Setup of run A:
==> flow/design.v (excerpt) <==
module arbiter_puf #(parameter challenge_size = 8, response_width = 24)
					(input logic [challenge_size-1 : 0] challenge,
					input logic clk, reset,
					output logic [response_width-1 : 0] response);
logic [challenge_size-1 : 0] out_lfsr;
logic [31:0] out_muxchain;
logic temp_out_mux1, temp_out_mux2;
logic out_mux1, out_mux2, en;
logic [7:0] count;
logic temp_comp;
logic [response_width-1 : 0] temp_response;
lfsr #(challenge_size) lfsr1(.clk(clk), .en_lfsr(en), .reset(reset), .in_lfsr(challenge), .out_lfsr(out_lfsr));
logic [7:0] out_chain0, out_chain1;
chain c0 (.in(en), .clk(clk), .reset(reset), .challenge(out_lfsr), .out_chain(out_chain0));
chain c1 (.in(en), .clk(clk), .reset(reset), .challenge(out_lfsr), .out_chain(out_chain1));
assign out_muxchain[7:0] = out_chain0;
assign out_muxchain[15:8] = out_chain1;
assign out_muxchain[31:16] = '0;
mux16_1 m3(.in0(out_muxchain[0]), .in1(out_muxchain[1]), .in2(out_muxchain[2]), .in3(out_muxchain[3]), .in4(out_muxchain[4]), .in5(out_muxchain[5]), .in6(out_muxchain[6]), .in7(out_muxchain[7]), .in8(out_muxchain[8]), .in9(out_muxchain[9]), .in10(out_muxchain[10]), .in11(out_muxchain[11]), .in12(out_muxchain[12]), .in13(out_muxchain[13]), .in14(out_muxchain[14]), .in15(out_muxchain[15]), .se(out_lfsr[3:0]), .out(temp_out_mux1)); 
mux16_1 m4(.in0(out_muxchain[16]), .in1(out_muxchain[17]), .in2(out_muxchain[18]), .in3(out_muxchain[19]), .in4(out_muxchain[20]), .in5(out_muxchain[21]), .in6(out_muxchain[22]), .in7(out_muxchain[23]), .in8(out_muxchain[24]), .in9(out_muxchain[25]), .in10(out_muxchain[26]), .in11(out_muxchain[27]), .in12(out_muxchain[28]), .in13(out_muxchain[29]), .in14(out_muxchain[30]), .in15(out_muxchain[31]), .se(out_lfsr[7:4]), .out(temp_out_mux2));
assign  out_mux1 = temp_out_mux1;
assign  out_mux2 = temp_out_mux2;
  ...
Size: ~34 I/O pins, about 0.19 sq mm of cells after synthesis.
Settings: LEC_CHECK=0, ABC_AREA=1, CAP_MARGIN=20, CELL_PAD_IN_SITES_DETAIL_PLACEMENT=1, CELL_PAD_IN_SITES_GLOBAL_PLACEMENT=1, CORE_MARGIN=2, CORE_UTILIZATION=59, CTS_CLUSTER_DIAMETER=27, CTS_CLUSTER_SIZE=33, GPL_ROUTABILITY_DRIVEN=0, SLEW_MARGIN=0, TNS_END_PERCENT=30; clock period 8.0 ns.
run.sh (not shown) runs the stock make flow with config.mk's settings and CLKGATE_MAP_FILE=.
Run A reached the end of the flow, and the finished layout is clean on the timing, DRC and antenna checks.
## Diff of input files: run B against run A
Settings: a change of SLEW_MARGIN from 0 to 20; a deleted TNS_END_PERCENT that had been 30; a deleted ABC_AREA that had been 1; a deleted CELL_PAD_IN_SITES_DETAIL_PLACEMENT that had been 1; a deleted CTS_CLUSTER_SIZE that had been 33; a change of CORE_UTILIZATION from 59 to 29; a deleted CELL_PAD_IN_SITES_GLOBAL_PLACEMENT that had been 1; a deleted CTS_CLUSTER_DIAMETER that had been 27; a deleted GPL_ROUTABILITY_DRIVEN that had been 0; a change of the clock period (ns, I/O delays scaled along) from 8.0 to 3.86.
Results
In the reports for run A and run B, the smaller worst-case setup slack after placement belongs to run B.
In run B, the total power came out 23 mW above the value in run A.
Looking at total number of vias, run B sits 13% lower than run A does.
Between run A and run B, the insertion delay at the late pin of the worst-skew pair is lower for run B.
[diff] final area, run B relative to run A: improvement
Re least setup slack across all paths after layout: run A was higher than run B.
For maximum resistive drop on vdd, dividing the value from run A by the value from run B gives 0.55.
Changes in run C relative to run B:
Settings: setting SETUP_SLACK_MARGIN to 0.74 for the first time; changing CORE_UTILIZATION from 29 to 65; changing the clock period (ns, I/O delays scaled along) from 3.86 to 4.4.
==> results <==
Run C: full flow OK, the timing, DRC and antenna checks passed. In the tables for run B and run C, sequential share of layout area reads lower with run B. Compared with run B, in run C total cell area at the placement stage now smaller; clock network power consumption went down 17%; total number of vias higher; share of the core filled by cells before placement moved up. Diff run B -> run C: tightest hold margin rose 0.023 ns; area of the synthesized netlist per yosys stat neither gained nor lost much. Share of final layout cell area taken by clock buffers and inverters ends up lower on run C. The core area reported for run C is smaller than that of run B by 55%.

arbiter_puf again, from the RTL that the note above started with.
export LEC_CHECK = 0
export CAP_MARGIN = 20
export CORE_MARGIN = 2
export CORE_UTILIZATION = 57
export SLEW_MARGIN = 20
create_clock -name core_clock -period 3.76 [get_ports {clk}]
Edit:
- CORE_UTILIZATION: 57 -> 40
- clock period: 3.76 -> 8.0 ns (I/O delays scaled with it)
=> Via count fell by 1.4%. Power came out lower by 52%. Routed wire length is about the same. Count of clock-buffer cells in the layout increases by 38. Hold slack is better by 0.019 ns. Synthesized cell count does not change. Utilization is lower by 18 points. Final cell count rises by 9.5%. Synthesized area stays the same. Worst setup slack improved by 3.0 ns. Flip-flop count stays the same.
Edit:
- clock period: 8.0 -> 5.89 ns (I/O delays scaled with it)
Effect: The changed run finished with timing, DRC and antenna clean; design area hardly moves; sequential power went up by about 36%; wire length is higher by 0.38%.
Edit:
- CORE_UTILIZATION: 40 -> 57
- SETUP_SLACK_MARGIN: default -> 0.93
- TNS_END_PERCENT: default -> 5
- clock period: 5.89 -> 3.76 ns (I/O delays scaled with it)
Result: The new run completed with no timing, DRC or antenna violations; global-route usage rises by 5.9 points; clock power came out higher by 55%; power is higher by 56%; non-clock buffer count went up by 65; cell count goes down by 8.7%; critical path depth does not change; worst hold slack got worse by 0.023 ns; routed wire length is about the same.

== build 28 ==
arbiter_puf again, from the RTL that the note above started with.
Design arbiter_puf, start of the top module:
module arbiter_puf #(parameter challenge_size = 8, response_width = 24)
					(input logic [challenge_size-1 : 0] challenge,
					input logic clk, reset,
					output logic [response_width-1 : 0] response);
Settings: LEC_CHECK=0, CAP_MARGIN=20, CORE_MARGIN=2, CORE_UTILIZATION=70, CTS_CLUSTER_SIZE=19, PLACE_DENSITY_LB_ADDON=0.01, SETUP_SLACK_MARGIN=0.88, SLEW_MARGIN=20; clock period 3.45 ns.
Per the final summary, build 28 finished and its layout is clean on timing, DRC and antenna.
[inputs] build 62 vs build 28
Settings: PLACE_DENSITY_LB_ADDON removed (was 0.01); CTS_CLUSTER_SIZE removed (was 19); SETUP_SLACK_MARGIN removed (was 0.88); CORE_UTILIZATION changed from 70 to 40; the clock period (ns, I/O delays scaled along) changed from 3.45 to 3.86.
--- outcome ---
The lower worst hold slack of build 62 and build 28 is in build 28. A top layer reached by signal wires of met4 is what build 62 shows, while met5 belongs to build 28. Clock-buffer cell count went up by more than 10% going from build 28 to build 62. Changes observed in build 62 relative to build 28: post-synth tally of flip-flops with integrated enable held; clock sink count roughly the same; pin count of the biggest net entering global routing dropped 2. In the reports for build 62 and build 28, the smaller portion of the clock cycle consumed by the worst path in the final layout belongs to build 28. Re net count after synthesis: no difference whatsoever between build 28 and build 62.
The inputs of build 93 differ from those of build 62 as listed below.
Settings: SETUP_SLACK_MARGIN now 0.97, previously not set; CORE_UTILIZATION now 59, was 40; the clock period (ns, I/O delays scaled along) now 3.76, was 3.86.
==> comparison <==
Build 93 ran to completion and came out clean on the timing, DRC and antenna checks.
From build 62 to build 93 the numbers moved as follows: post-CTS resize count climbed 2, final layout net count barely changed, total wire length after detailed routing dropped about 1.7%.
diff inputs: build 93 => build 68
Settings: SETUP_SLACK_MARGIN changed from 0.97 to 0.69; CORE_UTILIZATION changed from 59 to 70; CTS_CLUSTER_SIZE newly set to 44.
- Against build 93, build 68 reports a maximum number of pins on one net before global-route repair that is higher.
- Setup slack: build 68 worse than build 93
- Power share of the sequential group: build 68 and build 93 compared, lower one is build 93
- Looking at main power-consuming group, the sequential cells result is from build 68; the the clock network one comes from build 93.
- Going from build 93 to build 68, ratio of final minimum period to clock period grows by 0.49 points.
- Going from build 93 to build 68, total leakage power shrank slightly.
Inputs modified between build 68 and build 27:
Settings: a deleted CTS_CLUSTER_SIZE that had been 44; a deleted SETUP_SLACK_MARGIN that had been 0.69; a change of CORE_UTILIZATION from 70 to 68; a change of the clock period (ns, I/O delays scaled along) from 3.76 to 8.86.
- Relative to build 68, initial cell density of the core has decreased by 1.8 points in build 27.
- Re clock skew: build 68 and build 27 aren't equal, and the higher value belongs to build 68.
- Comparing build 27 against build 68, there is no change at all in simple-gate portion of the synthesized area.
- Compared to build 68, build 27 has post-layout instance area 0.38% lower.
- Build 27: done, clean on timing, DRC and antenna

Starting RTL as in the previous note.
export LEC_CHECK = 0
export ABC_AREA = 1
export CAP_MARGIN = 20
export CELL_PAD_IN_SITES_DETAIL_PLACEMENT = 1
export CELL_PAD_IN_SITES_GLOBAL_PLACEMENT = 1
export CORE_MARGIN = 6
export CORE_UTILIZATION = 20
export CTS_CLUSTER_DIAMETER = 27
export CTS_CLUSTER_SIZE = 44
export GPL_ROUTABILITY_DRIVEN = 0
export GPL_TIMING_DRIVEN = 0
export SLEW_MARGIN = 0
export TNS_END_PERCENT = 30
create_clock -name core_clock -period 8.0 [get_ports {clk}]
Change:
CELL_PAD_IN_SITES_DETAIL_PLACEMENT = default   (was 1)
CELL_PAD_IN_SITES_GLOBAL_PLACEMENT = default   (was 1)
CORE_MARGIN = 2   (was 6)
CORE_UTILIZATION = 72   (was 20)
CTS_CLUSTER_DIAMETER = default   (was 27)
CTS_CLUSTER_SIZE = default   (was 44)
GPL_ROUTABILITY_DRIVEN = default   (was 0)
GPL_TIMING_DRIVEN = default   (was 0)
SLEW_MARGIN = 20   (was 0)
TNS_END_PERCENT = default   (was 30)
clock period = 5.48 ns   (was 8.0 ns; I/O delays follow)
The new run went through all stages and came out clean; wire length is lower by about a fifth; clock-buffer cell count is lower by 920; sequential power is higher by well over a third; clock power is lower by well over a third; non-clock buffer count is lower by 403; final area is lower by about a fifth; utilization is higher by 53 points; flip-flop count is unchanged.
Change:
ABC_AREA = default   (was 1)
PLACE_DENSITY = 0.39   (was default)
SETUP_SLACK_MARGIN = 0.4   (was default)
TNS_END_PERCENT = 10   (was default)
clock period = 2.2 ns   (was 5.48 ns; I/O delays follow)
The changed run completed with no timing, DRC or antenna violations. Clock power rose by well over a third. First-iteration DRC count fell by roughly a tenth. Sequential cell count is unchanged. Utilization rose by 0.54 points. Synthesized area barely changes. Count of clock-buffer cells in the layout decreases by 21. Non-clock buffer count climbs by 145. Worst setup slack degrades by 2.3 ns. Power went up by well over a third. Wire length went down slightly. Cell area goes up slightly.

Starting RTL as in the previous note.
clock: 2.15 ns
lec_check: 0
abc_area: 1
cap_margin: 40
core_margin: 2
core_utilization: 72
cts_cluster_diameter: 227
cts_cluster_size: 15
gpl_routability_driven: 0
hold_slack_margin: 0.29
place_density_lb_addon: 0.01
setup_slack_margin: 0.57
slew_margin: 10
Then changed:
==> flow/config.mk (replaced) <==
export PLATFORM = sky130hd
export DESIGN_NAME = arbiter_puf
export DESIGN_NICKNAME = arbiter_puf
export VERILOG_FILES = /design/flow/design.v
export SDC_FILE = /design/flow/constraint.sdc
export NUM_CORES = 4
export LEC_CHECK = 0
export CAP_MARGIN = 5
export CORE_ASPECT_RATIO = 0.72
export CORE_MARGIN = 2
export CORE_UTILIZATION = 72
export CTS_CLUSTER_SIZE = 57
export HOLD_SLACK_MARGIN = 0.29
export PLACE_DENSITY_LB_ADDON = 0.0
export SETUP_SLACK_MARGIN = 0.62
export SLEW_MARGIN = 40
After rerunning: Via count stays flat. Sequential share of layout area goes down by 0.84 points. Routed wire length goes up slightly. Cell count goes down slightly. Sequential cell count is unchanged. Area after synthesis hardly moves. Synthesized cell count goes down by a few percent. Setup slack hardly moves. Hold slack gets better by 0.021 ns. Die size is about the same. Combinational power goes down by a quarter to a third.
Then changed:
--- a/flow/config.mk
+++ b/flow/config.mk
@@ -6,5 +6,5 @@
 export NUM_CORES = 4
 export LEC_CHECK = 0
-export CAP_MARGIN = 5
+export CAP_MARGIN = 20
 export CORE_ASPECT_RATIO = 0.72
 export CORE_MARGIN = 2
@@ -14,3 +14,3 @@
 export PLACE_DENSITY_LB_ADDON = 0.0
 export SETUP_SLACK_MARGIN = 0.62
-export SLEW_MARGIN = 40
+export SLEW_MARGIN = 20
Worst setup slack stays the same.
Sequential share of layout area stays the same.
Worst hold slack does not change.
Die size is unchanged.
Then changed:
==> flow/config.mk (replaced) <==
export PLATFORM = sky130hd
export DESIGN_NAME = arbiter_puf
export DESIGN_NICKNAME = arbiter_puf
export VERILOG_FILES = /design/flow/design.v
export SDC_FILE = /design/flow/constraint.sdc
export NUM_CORES = 4
export LEC_CHECK = 0
export ABC_AREA = 1
export CAP_MARGIN = 0
export CORE_MARGIN = 2
export CORE_UTILIZATION = 72
export CTS_CLUSTER_DIAMETER = 362
export CTS_CLUSTER_SIZE = 15
export GPL_ROUTABILITY_DRIVEN = 0
export HOLD_SLACK_MARGIN = 0.29
export PLACE_DENSITY_LB_ADDON = 0.01
export SETUP_SLACK_MARGIN = 0.57
export SLEW_MARGIN = 40
=> The changed run finished clean; total power went down by 9.5%; worst setup slack is about the same; via count barely changes; worst hold slack gets worse by 0.021 ns; sequential share of layout area increases by 0.84 points.
Then changed:
==> flow/config.mk (replaced) <==
export PLATFORM = sky130hd
export DESIGN_NAME = arbiter_puf
export DESIGN_NICKNAME = arbiter_puf
export VERILOG_FILES = /design/flow/design.v
export SDC_FILE = /design/flow/constraint.sdc
export NUM_CORES = 4
export LEC_CHECK = 0
export CAP_MARGIN = 0
export CORE_ASPECT_RATIO = 0.72
export CORE_MARGIN = 2
export CORE_UTILIZATION = 72
export CTS_CLUSTER_SIZE = 57
export HOLD_SLACK_MARGIN = 0.29
export PLACE_DENSITY_LB_ADDON = 0.0
export SETUP_SLACK_MARGIN = 0.62
export SLEW_MARGIN = 20
What happened:
- register-to-register slack got worse by 0.33 ns
- wire length came out higher slightly
- count of clock-buffer cells in the layout grows by 218
- fmax is about the same
- final area increases slightly

arbiter_puf again, from the RTL that the note above started with.
export LEC_CHECK = 0
export CAP_MARGIN = 20
export CELL_PAD_IN_SITES_DETAIL_PLACEMENT = 2
export CORE_MARGIN = 5
export CORE_UTILIZATION = 40
export GPL_TIMING_DRIVEN = 0
export HOLD_SLACK_MARGIN = 0.21
export SLEW_MARGIN = 20
export TNS_END_PERCENT = 45
create_clock -name core_clock -period 5.22 [get_ports {clk}]
The baseline completed with no timing, DRC or antenna violations.
==> next run, changes <==
--- a/flow/config.mk
+++ b/flow/config.mk
@@ -9,5 +9,3 @@
-export CELL_PAD_IN_SITES_DETAIL_PLACEMENT = 2
-export CORE_MARGIN = 5
-export CORE_UTILIZATION = 40
-export GPL_TIMING_DRIVEN = 0
-export HOLD_SLACK_MARGIN = 0.21
+export CORE_MARGIN = 2
+export CORE_UTILIZATION = 72
+export PLACE_DENSITY = 0.39
@@ -15 +12,0 @@
-export TNS_END_PERCENT = 45
==> flow/constraint.sdc (replaced) <==
create_clock -name core_clock -period 2.97 [get_ports {clk}]
set_input_delay 0.5940 -clock core_clock [delete_from_list [all_inputs] [get_ports {clk}]]
set_output_delay 0.5940 -clock core_clock [all_outputs]
set_load 0.01 [all_outputs]
Result: First-iteration DRC count climbs by 24%. Sequential power rose by 76%. Power came out higher by 67%. Die area is lower by 45%. Worst setup slack loses 1.0 ns.
==> next run, changes <==
--- a/flow/config.mk
+++ b/flow/config.mk
@@ -7,0 +8 @@
+export ABC_AREA = 1
@@ -11 +12 @@
-export PLACE_DENSITY = 0.39
+export CTS_CLUSTER_DIAMETER = 227
==> flow/constraint.sdc (replaced) <==
create_clock -name core_clock -period 2.15 [get_ports {clk}]
set_input_delay 0.4300 -clock core_clock [delete_from_list [all_inputs] [get_ports {clk}]]
set_output_delay 0.4300 -clock core_clock [all_outputs]
set_load 0.01 [all_outputs]
What happened: Worst setup slack got worse by 0.31 ns. Flip-flop count is unchanged. Routed wire length rose by 5.3%. Clock skew is about the same. Clock power went up by 38%. Register-to-register slack gets worse by 0.56 ns. Non-clock buffer count climbs by 62. Global-route usage came out higher by 1.0 points. First-iteration DRC count increases by 12%. Power came out higher by 39%.
==> next run, changes <==
--- a/flow/config.mk
+++ b/flow/config.mk
@@ -12,0 +13,3 @@
+export GPL_ROUTABILITY_DRIVEN = 0
+export PLACE_DENSITY_LB_ADDON = 0.01
+export SETUP_SLACK_MARGIN = 0.63
After rerunning: Power came out higher by 0.83%; clock skew came out lower by 0.0069 ns; final area came out higher by 0.49%; synthesized area is unchanged; count of clock-buffer cells in the layout came out lower by 10.
==> next run, changes <==
--- a/flow/config.mk
+++ b/flow/config.mk
@@ -9 +9 @@
-export CAP_MARGIN = 20
+export CAP_MARGIN = 30
@@ -12,0 +13 @@
+export CTS_CLUSTER_SIZE = 15
@@ -13,0 +15 @@
+export HOLD_SLACK_MARGIN = 0.29
@@ -15,2 +17,2 @@
-export SETUP_SLACK_MARGIN = 0.63
-export SLEW_MARGIN = 20
+export SETUP_SLACK_MARGIN = 0.57
+export SLEW_MARGIN = 40
Die size stays the same.
Core utilization is lower by 2.0 points.
Global-route usage is lower by 0.58 points.
Power is estimated from default activity; no workload was simulated.
